Setup of alpha:
==> flow/design.v <==
module adder_floating_point(
							input logic signed [31:0]  operand_normalized_ieee_a , operand_normalized_ieee_b , 
							output logic signed [31:0]  final_sum , 
							output logic zero ,
							output logic overflow ,
							output logic underflow ,
							input logic op 
							);
logic carrynan;
logic signed [24:0]  fraction_a , fraction_b ; 
logic signed [24:0] sum ; 
logic [7:0] exponent_a , exponent_b , positive_difference , biggest_exponent;
logic signB;
always_comb
	begin
	sum = 0;
	carrynan = 0;
	overflow = 0;
	underflow = 0;
	signB=op^operand_normalized_ieee_b[31];
		fraction_a [22:0] = operand_normalized_ieee_a [22:0] ;
		fraction_a[23] = 1 ;
		fraction_a[24] = 0 ;
		exponent_a = operand_normalized_ieee_a [30:23] ;
		fraction_b [22:0] = operand_normalized_ieee_b [22:0] ;
		fraction_b[23] = 1 ;
		fraction_b[24] = 0 ;
		exponent_b = operand_normalized_ieee_b [30:23] ;
	if(exponent_a >= exponent_b)
		begin	
			positive_difference = exponent_a - exponent_b;
			fraction_b >>>= positive_difference ;
			biggest_exponent = exponent_a ; 
		end
	else 
		begin
			positive_difference = exponent_b - exponent_a;
			fraction_a>>>= positive_difference ;
			biggest_exponent = exponent_b;
		end
		if (&exponent_a & ~&exponent_b)
			final_sum = operand_normalized_ieee_a ;
		else if (&exponent_b & ~&exponent_a)
			begin	
			final_sum[30:0] = operand_normalized_ieee_b[30:0] ;
			final_sum[31] = signB ;
			end
		else if (&exponent_a & &exponent_b )
			begin
					if (operand_normalized_ieee_a[31] != signB)
							final_sum = 32'b01111111100000000000000000000001 ;
						else 
							begin
								{carrynan,final_sum[22:0]} = fraction_a + fraction_b ;
								final_sum[31] = operand_normalized_ieee_a[31];
								final_sum [30:23] = biggest_exponent ;
								if(carrynan)
									final_sum = 32'b01111111100000000000000000000001 ;
							end
			end
		else if ((operand_normalized_ieee_a==0)&(operand_normalized_ieee_b==0))
						final_sum = 32'b0;
		else if ((~&exponent_a & ~&exponent_b) & (operand_normalized_ieee_a[22:0] == operand_normalized_ieee_b[22:0]) & (operand_normalized_ieee_a[31] != signB) & (exponent_a == exponent_b) )
						final_sum = 32'b0;
			else
				begin
if(operand_normalized_ieee_a[31]==signB)
begin
		sum = fraction_a + fraction_b;	
		final_sum[31]=operand_normalized_ieee_a[31];
		if (sum[24] == 1 )
		begin
			biggest_exponent= biggest_exponent + 1 ;
			sum=sum>>1;
end					
end
else
if (exponent_a > exponent_b)
begin
			sum = fraction_a - fraction_b;	
      final_sum[31]=operand_normalized_ieee_a[31];
end
else if (exponent_a < exponent_b)
  begin
		sum = fraction_b - fraction_a;	
final_sum[31]=signB;
end
else if (fraction_a>=fraction_b)
  begin
		sum=fraction_a - fraction_b;
    final_sum[31]=operand_normalized_ieee_a[31];
end
else
  begin
		sum=fraction_b - fraction_a;
	final_sum[31]=signB;
	end
        if (sum[23]==0)
        for(int i =0 ; i<=23;i=i+1)	
        begin
          if(sum[23]==0)
          begin
            if (biggest_exponent>=1) 
            begin	
            biggest_exponent=biggest_exponent-1;
            sum=sum<<1;
            end
          end
        end
 if (sum[24] == 1 )
		begin
			biggest_exponent= biggest_exponent + 1 ;
			sum=sum>>1;
			end     
final_sum[30:23]=biggest_exponent;
final_sum[22:0]=sum[22:0];
		end
if (biggest_exponent == 0)
			begin
			underflow = 1 ; 
			end
else if (biggest_exponent > 8'd254)
			begin
			overflow = 1 ;
			end
zero = (~|final_sum);
end
endmodule
module fp_adder_top (
    input  logic        clk,
    input  logic        rst,
    input  logic        start,
    input  logic [31:0] operand_normalized_ieee_a,
    input  logic [31:0] operand_normalized_ieee_b,
    input  logic        op,
    output logic [31:0] final_sum,
    output logic        finish,
    output logic        zero,
    output logic        overflow,
    output logic        underflow
);
  logic [31:0] a_q, b_q;
  logic        op_q, valid_q;
  logic [31:0] sum_d;
  logic        zero_d, overflow_d, underflow_d;
  always_ff @(posedge clk) begin
    a_q  <= operand_normalized_ieee_a;
    b_q  <= operand_normalized_ieee_b;
    op_q <= op;
    if (rst) valid_q <= 1'b0;
    else     valid_q <= start;
  end
  adder_floating_point u_add (
      .operand_normalized_ieee_a(a_q),
      .operand_normalized_ieee_b(b_q),
      .final_sum(sum_d),
      .zero(zero_d),
      .overflow(overflow_d),
      .underflow(underflow_d),
      .op(op_q)
  );
  always_ff @(posedge clk) begin
    final_sum <= sum_d;
    zero      <= zero_d;
    overflow  <= overflow_d;
    underflow <= underflow_d;
    if (rst) finish <= 1'b0;
    else     finish <= valid_q;
  end
endmodule
make LEC_CHECK=0 ABC_AREA=1 CAP_MARGIN=20 CORE_ASPECT_RATIO=0.5 CORE_MARGIN=2 CORE_UTILIZATION=72 CTS_CLUSTER_DIAMETER=298 CTS_CLUSTER_SIZE=15 PLACE_DENSITY_LB_ADDON=0.18 SETUP_SLACK_MARGIN=4.78 SLEW_MARGIN=20 finish   # period 15.9 ns
run.sh (not shown) runs the stock make flow with config.mk's settings and CLKGATE_MAP_FILE=.
Status(alpha) = ERROR, stage = detailed placement
### alpha -> beta
# alpha
export LEC_CHECK = 0
export ABC_AREA = 1
export CAP_MARGIN = 20
export CORE_ASPECT_RATIO = 0.5
export CORE_MARGIN = 2
export CORE_UTILIZATION = 72
export CTS_CLUSTER_DIAMETER = 298
export CTS_CLUSTER_SIZE = 15
export PLACE_DENSITY_LB_ADDON = 0.18
export SETUP_SLACK_MARGIN = 4.78
export SLEW_MARGIN = 20
create_clock -name core_clock -period 15.9 [get_ports {clk}]
# beta
export LEC_CHECK = 0
export ABC_AREA = 1
export CAP_MARGIN = 25
export CELL_PAD_IN_SITES_GLOBAL_PLACEMENT = 0
export CORE_MARGIN = 2
export CORE_UTILIZATION = 32
export CTS_CLUSTER_SIZE = 12
export PLACE_DENSITY = 0.42
export SLEW_MARGIN = 20
create_clock -name core_clock -period 60.9 [get_ports {clk}]
==> comparison <==
beta: PASS, flow complete, no timing, DRC or antenna violations. Taking alpha as the reference, in beta synthesized cell count barely changed; net count after synthesis barely changed; share of the core filled by cells before placement dropped 40 points. As far as post-synthesis xor/xnor area fraction goes, alpha and beta are indistinguishable; the numbers are identical. Between beta and alpha, vertical die dimension is higher for beta, alpha comes in under that. The core area number comes out higher for beta vs alpha. Synthesis area per yosys: alpha vs beta identical. Between alpha and beta, the flow reports total die size increasing by more than 100%. In beta the final weighted congestion in routability-driven placement turned out 25% lower than in alpha. Note that the horizontal die dimension recorded for alpha amounts to 0.944 times the value seen in beta. Number of rows created at floorplan delta for beta relative to alpha: 110% higher.
> inputs changed (beta -> gamma)
# beta
export LEC_CHECK = 0
export ABC_AREA = 1
export CAP_MARGIN = 25
export CELL_PAD_IN_SITES_GLOBAL_PLACEMENT = 0
export CORE_MARGIN = 2
export CORE_UTILIZATION = 32
export CTS_CLUSTER_SIZE = 12
export PLACE_DENSITY = 0.42
export SLEW_MARGIN = 20
create_clock -name core_clock -period 60.9 [get_ports {clk}]
# gamma
export LEC_CHECK = 0
export CAP_MARGIN = 20
export CORE_MARGIN = 2
export CORE_UTILIZATION = 58
export SLEW_MARGIN = 20
create_clock -name core_clock -period 21.6 [get_ports {clk}]
==> results <==
- Flow for gamma halted at global routing, error code GRT-0232.
- Taking beta as the reference, in gamma chip area decreased by about 37% relative to the old numbers; post-synthesis average cell area increased by 35% relative to the old numbers; standard cell area after detailed placement increased by 57% relative to the old numbers; parity-gate share of the synthesized area counting xor and xnor cells increased by 1.9 points relative to the old numbers.
- beta → gamma: post-synthesis instance area rose about 13%; number of different library cells in the post-synthesis netlist rose 180%; synthesized netlist cell count fell about 16%.
- gamma vs beta — yosys-reported design area after synthesis climbed by more than 10%
- Re cell total in the yosys stat output: gamma and beta aren't equal, and the lower value belongs to gamma.
- Number of buffers between clock root and the deepest sink across gamma and beta: no real change.
--- input diff gamma..delta ---
# gamma
export LEC_CHECK = 0
export CAP_MARGIN = 20
export CORE_MARGIN = 2
export CORE_UTILIZATION = 58
export SLEW_MARGIN = 20
create_clock -name core_clock -period 21.6 [get_ports {clk}]
# delta
export LEC_CHECK = 0
export CAP_MARGIN = 20
export CORE_MARGIN = 2
export CORE_UTILIZATION = 40
export SLEW_MARGIN = 20
create_clock -name core_clock -period 40.0 [get_ports {clk}]
==> results <==
- delta was carried through to the last stage, and its layout satisfied the timing, design-rule and antenna checks.
- Yosys chip area came out exactly the same in delta and gamma.
- Post-placement cell area ended up 25% lower on delta than on gamma.
- Number of H-tree branching levels: gamma vs delta — no meaningful difference
- Comparing delta and gamma, cell row count is higher on delta.
- Total die area, delta vs gamma: up by more than a quarter
Changes in epsilon relative to delta:
# delta
export LEC_CHECK = 0
export CAP_MARGIN = 20
export CORE_MARGIN = 2
export CORE_UTILIZATION = 40
export SLEW_MARGIN = 20
create_clock -name core_clock -period 40.0 [get_ports {clk}]
# epsilon
export LEC_CHECK = 0
export ABC_AREA = 0
export CAP_MARGIN = 20
export CELL_PAD_IN_SITES_GLOBAL_PLACEMENT = 1
export CORE_MARGIN = 2
export CORE_UTILIZATION = 40
export CTS_CLUSTER_DIAMETER = 268
export CTS_CLUSTER_SIZE = 99
export PLACE_DENSITY = 0.41
export SLEW_MARGIN = 0
export TNS_END_PERCENT = 5
create_clock -name core_clock -period 40.0 [get_ports {clk}]
Findings:
- Summary — largest net degree at the start of global routing, epsilon relative to delta: lower, by 4.
- For final standard cell count with taps included and fillers excluded, epsilon and delta come out practically identical.
- Routed wire length, epsilon vs delta: up by a little under 10%
- Between epsilon and delta, the worst hold slack is lower for delta.
- epsilon — total number of vias 248 higher, delta as reference
